==> inputs of indigo <==
==> flow/design.v <==
`timescale 1ns/10ps
module circ(clk, reset, pushin, Xin, Rin, pushout, Yout);
input clk,reset,pushin;
input [23:0] Xin,Rin;
output pushout;
output [23:0] Yout;
reg [23:0] Xl,Rl;
reg V1;
reg [47:0] X2,R2,diff,Diff;
reg V2;
reg V3;
reg [24:0] res;
reg [26:0] rv;
always @(posedge(clk) or posedge(reset)) begin
  if(reset) begin
    V1<=0;
    Xl<=0;
    Rl<=0;
  end else begin
    V1<= pushin;
    Xl<= Xin;
    Rl<= Rin;
  end
end
always @(posedge(clk) or posedge(reset)) begin
  if(reset) begin
    V2 <= 0;
    X2 <= 0;
    R2 <= 0;
  end else begin
    V2 <= V1;
    X2 <= Xl*Xl;
    R2 <= Rl*Rl;
  end
end
always @(posedge(clk) or posedge(reset)) begin
 if(reset) begin
  V3 <= 0;
  Diff <= 0;
 end else begin
  V3 <= V2;
  Diff <= R2-X2;
 end
end
integer ix;
always @(*) begin
 res=0;
 rv=0;
 diff=Diff;
 for(ix=0; ix < 24; ix=ix+1) begin 
   rv = { rv[24:0], diff[47:46] };
   diff={ diff[45:0],2'b0};
   if( { 1'b0,res[23:0],2'b1 } <= rv ) begin
     rv=rv - { 1'b0,res[23:0],2'b1 };
     res = { res[23:0],1'b1 };
   end else res= { res[23:0],1'b0 };
 end
end
assign pushout=V3;
assign Yout = res[23:0];
endmodule
==> flow/run.sh <==
#!/bin/bash
# the make line also repeats each setting of config.mk as NAME=value (left out here)
make -C /OpenROAD-flow-scripts/flow DESIGN_CONFIG=/design/flow/config.mk WORK_HOME=/design/flow/orfs CLKGATE_MAP_FILE= finish
==> flow/config.mk <==
export PLATFORM = sky130hd
export DESIGN_NAME = circ
export DESIGN_NICKNAME = circ
export VERILOG_FILES = /design/flow/design.v
export SDC_FILE = /design/flow/constraint.sdc
export NUM_CORES = 4
export LEC_CHECK = 0
export CAP_MARGIN = 20
export CELL_PAD_IN_SITES_DETAIL_PLACEMENT = 0
export CORE_MARGIN = 2
export CORE_UTILIZATION = 65
export GPL_TIMING_DRIVEN = 1
export MAX_ROUTING_LAYER = met4
export SETUP_SLACK_MARGIN = 4.36
export SLEW_MARGIN = 10
export TNS_END_PERCENT = 5
==> flow/constraint.sdc <==
create_clock -name core_clock -period 29.0 [get_ports {clk}]
set_input_delay 5.8000 -clock core_clock [delete_from_list [all_inputs] [get_ports {clk}]]
set_output_delay 5.8000 -clock core_clock [all_outputs]
set_load 0.01 [all_outputs]
==> inputs of garnet, as changes to indigo <==
==> flow/config.mk (replaced) <==
export PLATFORM = sky130hd
export DESIGN_NAME = circ
export DESIGN_NICKNAME = circ
export VERILOG_FILES = /design/flow/design.v
export SDC_FILE = /design/flow/constraint.sdc
export NUM_CORES = 4
export LEC_CHECK = 0
export CAP_MARGIN = 20
export CORE_ASPECT_RATIO = 1.39
export CORE_MARGIN = 2
export CORE_UTILIZATION = 40
export GPL_ROUTABILITY_DRIVEN = 0
export SLEW_MARGIN = 10
export TNS_END_PERCENT = 45
==> flow/constraint.sdc (replaced) <==
create_clock -name core_clock -period 80.0 [get_ports {clk}]
set_input_delay 16.0000 -clock core_clock [delete_from_list [all_inputs] [get_ports {clk}]]
set_output_delay 16.0000 -clock core_clock [all_outputs]
set_load 0.01 [all_outputs]
==> inputs of raven, as changes to indigo <==
--- a/flow/config.mk
+++ b/flow/config.mk
@@ -10,7 +10,7 @@
 export CORE_MARGIN = 2
-export CORE_UTILIZATION = 65
-export GPL_TIMING_DRIVEN = 1
-export MAX_ROUTING_LAYER = met4
-export SETUP_SLACK_MARGIN = 4.36
+export CORE_UTILIZATION = 58
+export CTS_CLUSTER_DIAMETER = 331
+export CTS_CLUSTER_SIZE = 98
+export GPL_TIMING_DRIVEN = 0
+export SETUP_SLACK_MARGIN = 5.0
 export SLEW_MARGIN = 10
-export TNS_END_PERCENT = 5
==> flow/constraint.sdc (replaced) <==
create_clock -name core_clock -period 44.8 [get_ports {clk}]
set_input_delay 8.9600 -clock core_clock [delete_from_list [all_inputs] [get_ports {clk}]]
set_output_delay 8.9600 -clock core_clock [all_outputs]
set_load 0.01 [all_outputs]
==> inputs of tundra, as changes to indigo <==
==> flow/config.mk (replaced) <==
export PLATFORM = sky130hd
export DESIGN_NAME = circ
export DESIGN_NICKNAME = circ
export VERILOG_FILES = /design/flow/design.v
export SDC_FILE = /design/flow/constraint.sdc
export NUM_CORES = 4
export LEC_CHECK = 0
export ABC_AREA = 1
export CAP_MARGIN = 20
export CORE_MARGIN = 2
export CORE_UTILIZATION = 58
export CTS_CLUSTER_DIAMETER = 344
export HOLD_SLACK_MARGIN = 0.29
export SLEW_MARGIN = 20
==> flow/constraint.sdc (replaced) <==
create_clock -name core_clock -period 43.5 [get_ports {clk}]
set_input_delay 8.7000 -clock core_clock [delete_from_list [all_inputs] [get_ports {clk}]]
set_output_delay 8.7000 -clock core_clock [all_outputs]
set_load 0.01 [all_outputs]
==> notes <==
- Between raven and garnet, the lower count of clock-buffer cells in the layout is in garnet (gap 2).
- Synthesized cell count is the same in garnet and raven.
- raven finished but fails on negative setup slack. tundra ran to the end with violations: negative setup slack. indigo never finished: it broke off in global routing (5_1_grt) (GRT-0232). garnet produced a clean layout.
- Flip-flop count is the same in tundra and raven.
- Via count, lowest first: garnet, raven, tundra.

* * *

==> inputs of trial 38 <==
RTL: the design.v shown in full above, as it stands there.
clock: 124.0 ns
lec_check: 0
cap_margin: 20
core_margin: 2
core_utilization: 68
slew_margin: 20
run.sh (not shown) runs the stock make flow with config.mk's settings and CLKGATE_MAP_FILE=.
==> build 58: changes against trial 38 <==
ABC_AREA = 0   (was unset)
CELL_PAD_IN_SITES_GLOBAL_PLACEMENT = 1   (was unset)
CORE_UTILIZATION = 34   (was 68)
CTS_CLUSTER_DIAMETER = 333   (was unset)
CTS_CLUSTER_SIZE = 99   (was unset)
PLACE_DENSITY = 0.83   (was unset)
SLEW_MARGIN = 0   (was 20)
==> flow/constraint.sdc (replaced) <==
create_clock -name core_clock -period 80.0 [get_ports {clk}]
set_input_delay 16.0000 -clock core_clock [delete_from_list [all_inputs] [get_ports {clk}]]
set_output_delay 16.0000 -clock core_clock [all_outputs]
set_load 0.01 [all_outputs]
==> trial 79: changes against trial 38 <==
CORE_UTILIZATION = 14   (was 68)
==> build 49: changes against trial 38 <==
ABC_AREA = 1   (was unset)
CORE_UTILIZATION = 72   (was 68)
CTS_CLUSTER_DIAMETER = 192   (was unset)
CTS_CLUSTER_SIZE = 100   (was unset)
TNS_END_PERCENT = 15   (was unset)
==> flow/constraint.sdc (replaced) <==
create_clock -name core_clock -period 71.4 [get_ports {clk}]
set_input_delay 14.2800 -clock core_clock [delete_from_list [all_inputs] [get_ports {clk}]]
set_output_delay 14.2800 -clock core_clock [all_outputs]
set_load 0.01 [all_outputs]
==> results <==
Trial 38 completed without violations. Build 58 passed the timing, design-rule and antenna checks. Trial 79 completed with no timing, DRC or antenna violations. Build 49 aborted during global routing (5_1_grt). Sequential share of layout area, lowest first: trial 79, build 58, trial 38. Worst hold slack: trial 79 is worse than trial 38 (0.0033 ns). Count of clock-buffer cells in the layout is the same in build 58 and trial 38. Between build 58 and trial 38, the lower first-iteration DRC count is in build 58 (gap about 35%, measured against trial 38). In trial 79 the non-clock buffer count is lower than in build 58, by 189. Between trial 38 and trial 79, the lower utilization is in trial 79 (gap 55 points). Clock skew is about the same in trial 38 and trial 79. In flip-flop count, build 58 and trial 38 do not differ. Between build 58 and trial 38, the lower via count is in build 58 (gap 5.3%, measured against trial 38).

* * *

==> v28 <==
Starts from the design.v that is shown in full above.
export LEC_CHECK = 0
export CAP_MARGIN = 40
export CELL_PAD_IN_SITES_DETAIL_PLACEMENT = 1
export CELL_PAD_IN_SITES_GLOBAL_PLACEMENT = 1
export CORE_MARGIN = 8
export CORE_UTILIZATION = 63
export GPL_ROUTABILITY_DRIVEN = 1
export GPL_TIMING_DRIVEN = 0
export MAX_ROUTING_LAYER = met4
export PLACE_DENSITY_LB_ADDON = 0.04
export SETUP_SLACK_MARGIN = 3.37
export SLEW_MARGIN = 5
export TNS_END_PERCENT = 25
create_clock -name core_clock -period 110.0 [get_ports {clk}]
==> inputs of v31, as changes to v28 <==
Settings changed: CAP_MARGIN 40 to 20, CELL_PAD_IN_SITES_DETAIL_PLACEMENT 1 to default, CELL_PAD_IN_SITES_GLOBAL_PLACEMENT 1 to default, CORE_MARGIN 8 to 2, CORE_UTILIZATION 63 to 65, GPL_ROUTABILITY_DRIVEN 1 to default, GPL_TIMING_DRIVEN 0 to default, MAX_ROUTING_LAYER met4 to default, PLACE_DENSITY_LB_ADDON 0.04 to default, SETUP_SLACK_MARGIN 3.37 to default, SLEW_MARGIN 5 to 20, TNS_END_PERCENT 25 to default.
==> flow/constraint.sdc (replaced) <==
create_clock -name core_clock -period 65.1 [get_ports {clk}]
set_input_delay 13.0200 -clock core_clock [delete_from_list [all_inputs] [get_ports {clk}]]
set_output_delay 13.0200 -clock core_clock [all_outputs]
set_load 0.01 [all_outputs]
==> inputs of v30, as changes to v28 <==
Settings changed: CAP_MARGIN 40 to 20, CELL_PAD_IN_SITES_DETAIL_PLACEMENT 1 to default, CELL_PAD_IN_SITES_GLOBAL_PLACEMENT 1 to default, CORE_MARGIN 8 to 2, CORE_UTILIZATION 63 to 40, GPL_ROUTABILITY_DRIVEN 1 to default, GPL_TIMING_DRIVEN 0 to default, MAX_ROUTING_LAYER met4 to default, PLACE_DENSITY_LB_ADDON 0.04 to default, SETUP_SLACK_MARGIN 3.37 to default, SLEW_MARGIN 5 to 20, TNS_END_PERCENT 25 to default.
==> flow/constraint.sdc (replaced) <==
create_clock -name core_clock -period 77.1 [get_ports {clk}]
set_input_delay 15.4200 -clock core_clock [delete_from_list [all_inputs] [get_ports {clk}]]
set_output_delay 15.4200 -clock core_clock [all_outputs]
set_load 0.01 [all_outputs]
==> results <==
metric                                                                       v31                     v28                 v30
Required time at the endpoint of the critical path                      52.08 ns                       -            61.68 ns
Placed cell count                                                          10.7k                   10.0k               10.8k
Inverter count                                                              1432                       -                1433
Critical Path Sink                                                       Yout[0]                       -             Yout[0]
Final Instance Area                                                   83500 um^2                       -          76500 um^2
Clock latency on the worst-skew pair                                     0.55 ns                       -             0.55 ns
Clock buf/inv share                                                      0.00742                       -             0.00831
Count of nets after finishing                                              11.3k                       -               10.4k
Filler cell count                                                           6935                       -               17.2k
Hold Violations, Final                                                         0                       -                   0
Clock buffer count in the final layout                                        17                       -                  17
Hold Path Cell Cnt                                                             0                       -                   0
Critical path launch point                                    Diff[44]$_DFF_PP0_                       -  Diff[45]$_DFF_PP0_
Outcome                                                 finished with violations  stopped before the end  no timing/DRC/antenna violations
Failing step                                                                   -          global routing                   -
Violated checks                                             negative setup slack                       -                   -
Multi-input logic area                                                60400 um^2                       -          59300 um^2
Launch instance of the worst register-to-register path           Rl[3]$_DFF_PP0_                       -     Rl[0]$_DFF_PP0_
Final Max Slew Viols                                                           0                       -                   0
Final estimated routing congestion in global placement                      1.07                   0.991               0.996
Routed WL                                                              262000 um                       -           232000 um
Drt via density                                                             6.45                       -                5.58

* * *

==> job 1551 <==
Starts from the design.v that is shown in full above.
export LEC_CHECK = 0
export ABC_AREA = 1
export CAP_MARGIN = 10
export CELL_PAD_IN_SITES_DETAIL_PLACEMENT = 0
export CORE_MARGIN = 2
export CORE_UTILIZATION = 58
export CTS_CLUSTER_DIAMETER = 331
export CTS_CLUSTER_SIZE = 98
export GPL_TIMING_DRIVEN = 0
export SLEW_MARGIN = 10
create_clock -name core_clock -period 44.8 [get_ports {clk}]
==> inputs of job 6926, as changes to job 1551 <==
Settings changed: ABC_AREA 1 to not set, CAP_MARGIN 10 to 20, CELL_PAD_IN_SITES_DETAIL_PLACEMENT 0 to not set, CORE_UTILIZATION 58 to 40, CTS_CLUSTER_DIAMETER 331 to not set, CTS_CLUSTER_SIZE 98 to not set, GPL_TIMING_DRIVEN 0 to not set, SLEW_MARGIN 10 to 20.
==> flow/constraint.sdc (replaced) <==
create_clock -name core_clock -period 80.0 [get_ports {clk}]
set_input_delay 16.0000 -clock core_clock [delete_from_list [all_inputs] [get_ports {clk}]]
set_output_delay 16.0000 -clock core_clock [all_outputs]
set_load 0.01 [all_outputs]
==> notes <==
Job 1551 finished but failed the layout checks on negative setup slack. Job 6926 completed with no timing, DRC or antenna violations. In job 6926 the synthesized cell count is smaller than in job 1551, by 23%. Between job 6926 and job 1551, the lower final area is in job 6926 (gap about 17%, measured against job 1551). Flip-flop count is the same in job 6926 and job 1551.
==> figures <==
Run status: job 1551 failed layout checks; job 6926 no timing/DRC/antenna violations
Layout check failures: job 1551 negative setup slack; job 6926 -
Routed vias/inst: job 1551 5.75; job 6926 5.56
Final cell utilization of the core: job 1551 70.9%; job 6926 43.9%
Final clock period utilization by the worst path: job 1551 111%; job 6926 94.5%
Reg2Reg Setup Slack: job 1551 34.01 ns; job 6926 68.20 ns
Finished layout cell area: job 1551 90,500 sq um; job 6926 75,500 sq um
Number of multi-input logic gates: job 1551 8,085; job 6926 6,521
Launching element of the worst setup path: job 1551 Diff[44]; job 6926 Diff[45]
Synthesized area per cell: job 1551 6.86 sq um; job 6926 8.25 sq um

* * *

==> inputs of run Y <==
RTL: the design.v shown in full above, as it stands there.
clock: 53.8 ns
lec_check: 0
abc_area: 1
cap_margin: 20
core_margin: 2
core_utilization: 65
cts_cluster_diameter: 379
slew_margin: 20
==> run R (differences from run Y) <==
CORE_UTILIZATION = 62   (was 65)
CTS_CLUSTER_DIAMETER = default   (was 379)
==> flow/constraint.sdc (replaced) <==
create_clock -name core_clock -period 88.9 [get_ports {clk}]
set_input_delay 17.7800 -clock core_clock [delete_from_list [all_inputs] [get_ports {clk}]]
set_output_delay 17.7800 -clock core_clock [all_outputs]
set_load 0.01 [all_outputs]
==> run C (differences from run Y) <==
CTS_CLUSTER_DIAMETER = 344   (was 379)
HOLD_SLACK_MARGIN = 0.29   (was default)
==> flow/constraint.sdc (replaced) <==
create_clock -name core_clock -period 43.5 [get_ports {clk}]
set_input_delay 8.7000 -clock core_clock [delete_from_list [all_inputs] [get_ports {clk}]]
set_output_delay 8.7000 -clock core_clock [all_outputs]
set_load 0.01 [all_outputs]
==> run D (differences from run Y) <==
ABC_AREA = default   (was 1)
CELL_PAD_IN_SITES_DETAIL_PLACEMENT = 0   (was default)
CORE_UTILIZATION = 63   (was 65)
CTS_CLUSTER_DIAMETER = default   (was 379)
GPL_TIMING_DRIVEN = 0   (was default)
SETUP_SLACK_MARGIN = 5.0   (was default)
SLEW_MARGIN = 10   (was 20)
==> flow/constraint.sdc (replaced) <==
create_clock -name core_clock -period 44.8 [get_ports {clk}]
set_input_delay 8.9600 -clock core_clock [delete_from_list [all_inputs] [get_ports {clk}]]
set_output_delay 8.9600 -clock core_clock [all_outputs]
set_load 0.01 [all_outputs]
==> Changelog: implementation <==
### Metrics

- Unique cell types: 74
- Status: finished clean
- Via count: between 70k and 80k
- Placed instance area: ~0.077 sq mm
- Post-Route WL: 263000 microns
- Critical path type: flip-flop to output pin
- Non-clock inverters: 2413
- Worst setup margin: 10.94 ns
- All-Layer GR Usage: 42.7%
- Endpoints failing setup: 0
-- figures above: run R

==> Changelog: implementation <==
### Metrics

- Endpoints failing setup: 10
- Fail Reasons: negative setup slack
- Status: finished with violations
- Unique cell types: 131
- CP arrival: 61.57 ns
- Placed instance area: 0.0747 sq mm
- Worst setup margin: -25.73 ns
- Critical path type: flip-flop to output pin
- Non-clock inverters: between 1k and 1.5k
- Post-Route WL: approximately 240000 microns
- Clk_skew: 0.0351 ns
- Via count: around 66k
-- figures above: run D

==> Changelog: implementation <==
### Implementation results

- Post-CTS Hold Buffers: 0
- GR Util met1: 72.6%
- Unique cell types: 74
- Initial Util: around 65%
- Error: [ERROR GRT-0116] Global routing finished with congestion. Check the congestion regions in the DRC Viewer.
- Placed instance area: 0.0959 sq mm
- All-Layer GR Usage: 70.9%
- Yosys cell count: 10.9k
- EDFF count, synth: 0
- Gr busiest metal: met2
- Status: aborted with a tool error
- Fail Step: 5_1_grt
- GPL Wtd Cong: 1.11
-- figures above: run C

==> Changelog: implementation <==
### Metrics

- Status: finished clean
- Hold Path End: V2$_DFF_PP0_
- Endpoints failing setup: 0
- CTS tree: done
- Clock tree buffer depth: 2
- Critical path type: flip-flop to output pin
- Post-Route WL: 258000 microns
- Critical path required time: approximately 43 ns
- Top non-seq family: adder cells
- Post-Place Worst Slack: -2.46 ns
- All-Layer GR Usage: 43.5%
- Fin crit share: 96.2%
- Via count: between 70k and 80k
- Placed instance area: 0.0782 sq mm
- Unique cell types: 74
- Layout Cells excl Fill: 12.7k
- Worst setup margin: around 2.1 ns
-- figures above: run Y

